Setup of job 6033:
Design ALU_16_bit, start of the top module:
module ALU_16_bit(
input wire [15:0] A,
input wire [15:0] B,
input wire [3:0] ALU_FUN,
input wire clk,
output reg [15:0] ALU_OUT,
output reg Carry_Flag,
output reg Arith_Flag,
output reg Logic_Flag,
output reg CMP_Flag,
output reg Shift_Flag
);
For scale: about 2300 cells after synthesis, about 58 I/O pins.
clock: 17.6 ns
lec_check: 0
abc_area: 1
cap_margin: 20
cell_pad_in_sites_global_placement: 2
core_aspect_ratio: 0.64
core_margin: 8
core_utilization: 37
cts_cluster_diameter: 112
cts_cluster_size: 30
gpl_routability_driven: 0
gpl_timing_driven: 0
hold_slack_margin: 0.13
max_routing_layer: met4
min_routing_layer: met1
place_density: 0.47
setup_slack_margin: 3.44
slew_margin: 35
tns_end_percent: 30
run.sh (not shown) runs the stock make flow with config.mk's settings and CLKGATE_MAP_FILE=.
Layout checks on job 6033: not met. Flow itself completed; violations: negative setup slack.
Input changes introduced in job 9210 (baseline for comparison: job 6033):
==> flow/config.mk <==
export PLATFORM = sky130hd
export DESIGN_NAME = ALU_16_bit
export DESIGN_NICKNAME = ALU_16_bit
export VERILOG_FILES = /design/flow/design.v
export SDC_FILE = /design/flow/constraint.sdc
export NUM_CORES = 4
export LEC_CHECK = 0
export CAP_MARGIN = 20
export CORE_MARGIN = 2
export CORE_UTILIZATION = 72
export SLEW_MARGIN = 20
==> flow/constraint.sdc <==
create_clock -name core_clock -period 39.2 [get_ports {clk}]
set_input_delay 7.8400 -clock core_clock [delete_from_list [all_inputs] [get_ports {clk}]]
set_output_delay 7.8400 -clock core_clock [all_outputs]
set_load 0.01 [all_outputs]
==> results <==
- The floorplan-stage core utilization number comes out higher for job 9210 vs job 6033.
- Job 9210 | stages: all done | timing, DRC, antenna: all pass
- Number of buffers and inverters on the critical path: job 9210 < job 6033
- Job 9210 vs job 6033 — worst setup slack rose 9320 ps.
- For number of levels the H-tree was split into, job 6033 and job 9210 come out practically identical.
- Flip-flop and latch share of the layout cell area is higher on job 9210
- The yosys-reported design area after synthesis of job 9210 falls short of that of job 6033 by 140 um^2.
## Diff of input files: job 9892 against job 9210
-- flow/config.mk --
<<< job 9210, line 8
export CAP_MARGIN = 20
export CORE_MARGIN = 2
export CORE_UTILIZATION = 72
export SLEW_MARGIN = 20
>>> job 9892, line 8
export CAP_MARGIN = 20
export CORE_MARGIN = 2
export CORE_UTILIZATION = 59
export SLEW_MARGIN = 20
==> flow/constraint.sdc <==
create_clock -name core_clock -period 15.5 [get_ports {clk}]
set_input_delay 3.1000 -clock core_clock [delete_from_list [all_inputs] [get_ports {clk}]]
set_output_delay 3.1000 -clock core_clock [all_outputs]
set_load 0.01 [all_outputs]
Findings:
Flow for job 9892 halted at global routing (5_1_grt), error code GRT-0232.
Per the final summary, job 9210 finished and its layout is clean on timing, DRC and antenna.
As far as number of input and output port buffers inserted goes, job 9892 and job 9210 are indistinguishable; the numbers are identical.
Reported for job 9892 and job 9210, AND-OR/OR-AND share of the synthesized area turned out identical to the last digit.
Measured against job 9892, the global placement routability congestion of job 9210 comes out at 1.07 times the reference value.
The count of library flops with an enable pin was comparable across job 9892 and job 9210.
Going from job 9210 to job 9892, quantity of gates resized following cts now sits higher, effective utilization at floorplan moved down, die size grew by 21%, core area now larger.
In job 9892 the placed wire-length estimate turned out 18% higher than in job 9210.
The inputs of job 1559 differ from those of job 9892 as listed below.
-- flow/config.mk --
<<< job 9892, line 8
export CAP_MARGIN = 20
export CORE_MARGIN = 2
export CORE_UTILIZATION = 59
export SLEW_MARGIN = 20
>>> job 1559, line 8
export CAP_MARGIN = 20
export CORE_MARGIN = 2
export CORE_UTILIZATION = 48
export SLEW_MARGIN = 20
==> flow/constraint.sdc <==
create_clock -name core_clock -period 30.6 [get_ports {clk}]
set_input_delay 6.1200 -clock core_clock [delete_from_list [all_inputs] [get_ports {clk}]]
set_output_delay 6.1200 -clock core_clock [all_outputs]
set_load 0.01 [all_outputs]
## What came out
- Summary: with job 9892 as the reference, horizontal die size in job 1559 moved up by more than 10%.
- Status(job 9892) = ERROR, stage = global routing (5_1_grt)
- Job 1559 has completed all stages; timing, DRC and antenna checks passed.
- Job 1559 ended with more pre-CTS setup slack than job 9892.
- Diff job 9892 -> job 1559 | total die size | up by more than 10%
Modified inputs, job 3249 compared to job 1559
-- flow/config.mk --
<<< job 1559, line 7
export LEC_CHECK = 0
export CAP_MARGIN = 20
export CORE_MARGIN = 2
export CORE_UTILIZATION = 48
export SLEW_MARGIN = 20
>>> job 3249, line 7
export LEC_CHECK = 0
export CAP_MARGIN = 20
export CORE_ASPECT_RATIO = 0.72
export CORE_MARGIN = 2
export CORE_UTILIZATION = 40
export SLEW_MARGIN = 20
export TNS_END_PERCENT = 50
==> flow/constraint.sdc <==
create_clock -name core_clock -period 31.0 [get_ports {clk}]
set_input_delay 6.2000 -clock core_clock [delete_from_list [all_inputs] [get_ports {clk}]]
set_output_delay 6.2000 -clock core_clock [all_outputs]
set_load 0.01 [all_outputs]
[summary]
Number of global-route vias before repair sits lower in job 3249 than in job 1559.
Clock net sink count came out exactly the same in job 3249 and job 1559.
Going from job 1559 to job 3249, final-layout clock buffer total shrank by 1; hold slack went up; routed wire length now sits higher.
Compared with job 1559, the detailed router inserted fewer vias in job 3249.
Non-clock buffer count is lower on job 3249
Sequential share of power essentially unchanged between job 1559 and job 3249.

## run A
Starting RTL as in the previous note.
clock: 17.0 ns
lec_check: 0
abc_area: 1
cap_margin: 20
core_margin: 2
core_utilization: 57
cts_cluster_size: 87
setup_slack_margin: 5.0
slew_margin: 20
Run A did not finish: a tool error stopped it during global routing (5_1_grt).
Input-level comparison between run B and run A:
==> flow/config.mk <==
export PLATFORM = sky130hd
export DESIGN_NAME = ALU_16_bit
export DESIGN_NICKNAME = ALU_16_bit
export VERILOG_FILES = /design/flow/design.v
export SDC_FILE = /design/flow/constraint.sdc
export NUM_CORES = 4
export LEC_CHECK = 0
export CAP_MARGIN = 20
export CORE_MARGIN = 2
export CORE_UTILIZATION = 71
export CTS_CLUSTER_SIZE = 37
export PLACE_DENSITY = 0.78
export SLEW_MARGIN = 20
==> flow/constraint.sdc <==
create_clock -name core_clock -period 15.5 [get_ports {clk}]
set_input_delay 3.1000 -clock core_clock [delete_from_list [all_inputs] [get_ports {clk}]]
set_output_delay 3.1000 -clock core_clock [all_outputs]
set_load 0.01 [all_outputs]
==> results <==
Run B failed in clock tree synthesis (4_1_cts) with DPL-0038. Run A → run B: die area now sits lower; chip area from the yosys synthesis statistics dropped about 1%; number of placed cells counting well taps decreased 404; overall die width lower; number of distinct library cell variants in the gate-level netlist after synthesis rose by 30. Summary — vertical die dimension, run B relative to run A: lower, by about 10%.
The inputs of run C differ from those of run B as listed below.
-- flow/config.mk --
<<< run B, line 8
export CAP_MARGIN = 20
export CORE_MARGIN = 2
export CORE_UTILIZATION = 71
export CTS_CLUSTER_SIZE = 37
export PLACE_DENSITY = 0.78
export SLEW_MARGIN = 20
>>> run C, line 8
export CAP_MARGIN = 20
export CORE_MARGIN = 2
export CORE_UTILIZATION = 58
export SETUP_SLACK_MARGIN = -2.0
export SLEW_MARGIN = 20
==> flow/constraint.sdc <==
create_clock -name core_clock -period 29.3 [get_ports {clk}]
set_input_delay 5.8600 -clock core_clock [delete_from_list [all_inputs] [get_ports {clk}]]
set_output_delay 5.8600 -clock core_clock [all_outputs]
set_load 0.01 [all_outputs]
## What came out
[flow] run C | stages: complete | final checks: fail | reason: setup timing. Changes observed in run C relative to run B: height of the die increased by about 10% relative to the old numbers, setup slack at placement saw an increase. Reported for run B and run C, chip area line of the yosys report turned out identical to the last digit. Summary of run C over run B: total standard cell area after synthesis now sits at about the same level, post-placement cell count moved up, area of the die rose by 4600 sq um, row count up 6.

Setup of run 1:
ALU_16_bit again, from the RTL that the note above started with.
// ALU_16_bit
module ALU_16_bit(
input wire [15:0] A,
input wire [15:0] B,
input wire [3:0] ALU_FUN,
input wire clk,
output reg [15:0] ALU_OUT,
output reg Carry_Flag,
output reg Arith_Flag,
output reg Logic_Flag,
output reg CMP_Flag,
output reg Shift_Flag
);
reg [15:0] ALU_OUT_Comb;
always @ (*)
 begin
  Arith_Flag = 0;
  Logic_Flag = 0;
  CMP_Flag = 0;
  Shift_Flag = 0;
  Carry_Flag = 0;
  case (ALU_FUN)
    4'b0000: begin
	          {Carry_Flag, ALU_OUT_Comb} = A + B;
	          Arith_Flag = 1; 
			 end
	4'b0001: begin 
	          {Carry_Flag, ALU_OUT_Comb} = A - B;
	          Arith_Flag = 1;
 			 end
	4'b0010: begin 
	          ALU_OUT_Comb = A * B;
	          Arith_Flag = 1; 
			 end
	4'b0011: begin
	          if (B != 16'b0)
	           begin
			    ALU_OUT_Comb = A / B;
				Arith_Flag = 1;
			   end
			  else
			   begin
			    ALU_OUT_Comb = 16'b0;
				Arith_Flag = 1;
			   end
			 end
	4'b0100: begin 
	          ALU_OUT_Comb = A & B;
	          Logic_Flag = 1; 
			 end
	4'b0101: begin
	          ALU_OUT_Comb = A | B;
	          Logic_Flag = 1;
			 end
  ...
clock: 46.9 ns
lec_check: 0
cap_margin: 5
cell_pad_in_sites_detail_placement: 2
cell_pad_in_sites_global_placement: 3
core_aspect_ratio: 0.95
core_margin: 2
core_utilization: 40
gpl_routability_driven: 1
gpl_timing_driven: 1
max_routing_layer: met5
slew_margin: 30
tns_end_percent: 80
Looking at the reports, run 1 completed the entire flow and the layout it produced met the timing, DRC and antenna checks.
--- input diff run 1..run 2 ---
==> flow/config.mk <==
export PLATFORM = sky130hd
export DESIGN_NAME = ALU_16_bit
export DESIGN_NICKNAME = ALU_16_bit
export VERILOG_FILES = /design/flow/design.v
export SDC_FILE = /design/flow/constraint.sdc
export NUM_CORES = 4
export LEC_CHECK = 0
export CAP_MARGIN = 20
export CORE_MARGIN = 2
export CORE_UTILIZATION = 57
export SETUP_SLACK_MARGIN = 5.0
export SLEW_MARGIN = 20
==> flow/constraint.sdc <==
create_clock -name core_clock -period 28.4 [get_ports {clk}]
set_input_delay 5.6800 -clock core_clock [delete_from_list [all_inputs] [get_ports {clk}]]
set_output_delay 5.6800 -clock core_clock [all_outputs]
set_load 0.01 [all_outputs]
--- outcome ---
- Compared with run 1, run 2 shows a lower area of the core.
- Between run 1 and run 2, post-CTS setup buffer count increased.
- Run 2: it failed with a tool error in global routing (5_1_grt), so there are no final results.
- Going from run 1 to run 2, instance count after placement with tap cells included grows by 12%.
## Diff of input files: run 3 against run 2
--- a/flow/config.mk
+++ b/flow/config.mk
@@ -9,4 +9,3 @@
 export CORE_MARGIN = 2
-export CORE_UTILIZATION = 57
-export SETUP_SLACK_MARGIN = 5.0
+export CORE_UTILIZATION = 40
 export SLEW_MARGIN = 20
==> flow/constraint.sdc <==
create_clock -name core_clock -period 30.6 [get_ports {clk}]
set_input_delay 6.1200 -clock core_clock [delete_from_list [all_inputs] [get_ports {clk}]]
set_output_delay 6.1200 -clock core_clock [all_outputs]
set_load 0.01 [all_outputs]
Notes after the runs:
Looking at the logs for run 2 and run 3, the single run that did not finish was run 2. Status: run 2 FAILED at global routing (5_1_grt) (tool error). From run 2 to run 3, average cell area after synthesis did not move at all. Area inside the core boundary in run 3 vs run 2: up about 40%. Sort run 2 and run 3 by number of buffers inserted by post-CTS setup repair asc -> top: run 3. In the metrics for run 2 and run 3, the one carrying the lower placer's final routability congestion estimate is run 3. Of the two candidates, run 2 has the worse sum of net half-perimeters after detailed placement and run 3 the better one. When run 3 is set beside run 2, its number of instances in the placed design turns out to be 85 smaller.
Modified inputs, run 4 compared to run 3
--- a/flow/config.mk
+++ b/flow/config.mk
@@ -9,3 +9,3 @@
 export CORE_MARGIN = 2
-export CORE_UTILIZATION = 40
+export CORE_UTILIZATION = 49
 export SLEW_MARGIN = 20
==> flow/constraint.sdc <==
create_clock -name core_clock -period 11.3 [get_ports {clk}]
set_input_delay 2.2600 -clock core_clock [delete_from_list [all_inputs] [get_ports {clk}]]
set_output_delay 2.2600 -clock core_clock [all_outputs]
set_load 0.01 [all_outputs]
[summary]
[flow] run 4 | stages: complete | final checks: fail | reason: negative setup slack
Global-route wire length before repair for run 4: about 10% up relative to run 3
Run 4 vs. run 3: total detailed-routing wirelength rose by 10%, global-route track usage on met1 went up 9.8 points, via count now larger, critical path depth up 10, share of flip-flops with an asynchronous set or reset after synthesis stayed essentially flat.
What run 5 does differently from run 4 at the input level:
--- a/flow/config.mk
+++ b/flow/config.mk
@@ -9,3 +9,7 @@
 export CORE_MARGIN = 2
-export CORE_UTILIZATION = 49
+export CORE_UTILIZATION = 72
+export CTS_CLUSTER_DIAMETER = 383
+export CTS_CLUSTER_SIZE = 96
+export PLACE_DENSITY = 0.39
+export SETUP_SLACK_MARGIN = -1.05
 export SLEW_MARGIN = 20
### Flow results
Run 5 never completed, since it errored out during detailed placement (3_5_place_dp).
Sort run 5 and run 4 by starting density of the core, descending, and run 5 comes first.
Higher number of core rows among run 5 and run 4: run 4
Comparing run 5 against run 4, there is no change at all in post-synth area from yosys stat.
[compare] base=run 4 new=run 5: area of the placeable core went down about 32%, die size went down about 30%.

ALU_16_bit again, from the RTL that the note above started with.
Settings: LEC_CHECK=0, ABC_AREA=1, CAP_MARGIN=10, CELL_PAD_IN_SITES_DETAIL_PLACEMENT=1, CELL_PAD_IN_SITES_GLOBAL_PLACEMENT=1, CORE_ASPECT_RATIO=1.36, CORE_MARGIN=2, CORE_UTILIZATION=52, CTS_CLUSTER_DIAMETER=324, CTS_CLUSTER_SIZE=20, GPL_TIMING_DRIVEN=0, HOLD_SLACK_MARGIN=-0.03, MAX_ROUTING_LAYER=met4, PLACE_DENSITY_LB_ADDON=0.09, SLEW_MARGIN=20, TNS_END_PERCENT=35; clock period 31.0 ns.
The starting point aborted during global routing (5_1_grt) on GRT-0232.
Rerun with:
==> flow/config.mk (replaced) <==
export PLATFORM = sky130hd
export DESIGN_NAME = ALU_16_bit
export DESIGN_NICKNAME = ALU_16_bit
export VERILOG_FILES = /design/flow/design.v
export SDC_FILE = /design/flow/constraint.sdc
export NUM_CORES = 4
export LEC_CHECK = 0
export CAP_MARGIN = 15
export CORE_MARGIN = 2
export CORE_UTILIZATION = 36
export CTS_CLUSTER_DIAMETER = 338
export CTS_CLUSTER_SIZE = 98
export PLACE_DENSITY = 0.76
export SLEW_MARGIN = 20
Effect:
- The new run completed with no timing, DRC or antenna violations
- die area is higher by 42%
- synthesized cell count decreases by 15%
- synthesized area decreases by 0.96%
Rerun with:
--- a/flow/config.mk
+++ b/flow/config.mk
@@ -6,9 +6,14 @@
 export NUM_CORES = 4
 export LEC_CHECK = 0
+export ABC_AREA = 1
 export CAP_MARGIN = 15
+export CORE_ASPECT_RATIO = 0.5
 export CORE_MARGIN = 2
-export CORE_UTILIZATION = 36
+export CORE_UTILIZATION = 72
 export CTS_CLUSTER_DIAMETER = 338
 export CTS_CLUSTER_SIZE = 98
-export PLACE_DENSITY = 0.76
+export GPL_ROUTABILITY_DRIVEN = 0
+export GPL_TIMING_DRIVEN = 0
+export PLACE_DENSITY = 0.83
 export SLEW_MARGIN = 20
+export TNS_END_PERCENT = 15
What happened: The changed run completed without violations; routed wire length is lower by a quarter to a third; final cell count is lower by a few percent; clock power is lower by roughly a tenth; global-route usage is higher by 13 points; worst setup slack gains 200 ps.

Starting RTL as in the previous note.
clock: 15.5 ns
lec_check: 0
cap_margin: 20
core_margin: 2
core_utilization: 70
cts_cluster_diameter: 29
cts_cluster_size: 37
setup_slack_margin: 2.22
slew_margin: 20
tns_end_percent: 60
The first run ended with an error in clock tree synthesis (4_1_cts) (DPL-0038).
Rerun with:
--- a/flow/config.mk
+++ b/flow/config.mk
@@ -8,8 +8,4 @@
 export CAP_MARGIN = 20
 export CORE_MARGIN = 2
-export CORE_UTILIZATION = 70
-export CTS_CLUSTER_DIAMETER = 29
-export CTS_CLUSTER_SIZE = 37
-export SETUP_SLACK_MARGIN = 2.22
+export CORE_UTILIZATION = 63
 export SLEW_MARGIN = 20
-export TNS_END_PERCENT = 60
==> flow/constraint.sdc (replaced) <==
create_clock -name core_clock -period 12.1 [get_ports {clk}]
set_input_delay 2.4200 -clock core_clock [delete_from_list [all_inputs] [get_ports {clk}]]
set_output_delay 2.4200 -clock core_clock [all_outputs]
set_load 0.01 [all_outputs]
With this change the flow never finished: it broke off in global routing (5_1_grt).
Synthesized cell count does not change.
Synthesized area is unchanged.
Die size grows by 11%.
Rerun with:
--- a/flow/config.mk
+++ b/flow/config.mk
@@ -6,6 +6,11 @@
 export NUM_CORES = 4
 export LEC_CHECK = 0
-export CAP_MARGIN = 20
+export CAP_MARGIN = 0
 export CORE_MARGIN = 2
-export CORE_UTILIZATION = 63
-export SLEW_MARGIN = 20
+export CORE_UTILIZATION = 72
+export CTS_CLUSTER_DIAMETER = 140
+export CTS_CLUSTER_SIZE = 79
+export HOLD_SLACK_MARGIN = 0.29
+export PLACE_DENSITY_LB_ADDON = 0.01
+export SETUP_SLACK_MARGIN = -0.47
+export SLEW_MARGIN = 40
With this change the flow did not get past detailed placement (3_5_place_dp).
Synthesized cell count stays the same.
Area after synthesis does not change.
Die area falls by 12%.
Rerun with:
==> flow/config.mk (replaced) <==
export PLATFORM = sky130hd
export DESIGN_NAME = ALU_16_bit
export DESIGN_NICKNAME = ALU_16_bit
export VERILOG_FILES = /design/flow/design.v
export SDC_FILE = /design/flow/constraint.sdc
export NUM_CORES = 4
export LEC_CHECK = 0
export CAP_MARGIN = 20
export CORE_MARGIN = 2
export CORE_UTILIZATION = 40
export SLEW_MARGIN = 20
==> flow/constraint.sdc (replaced) <==
create_clock -name core_clock -period 31.0 [get_ports {clk}]
set_input_delay 6.2000 -clock core_clock [delete_from_list [all_inputs] [get_ports {clk}]]
set_output_delay 6.2000 -clock core_clock [all_outputs]
set_load 0.01 [all_outputs]
With this change the flow finished clean.
Synthesized cell count does not change.
Area after synthesis stays the same.
Die size is higher by 77%.
Power and IR drop assume default switching activity.
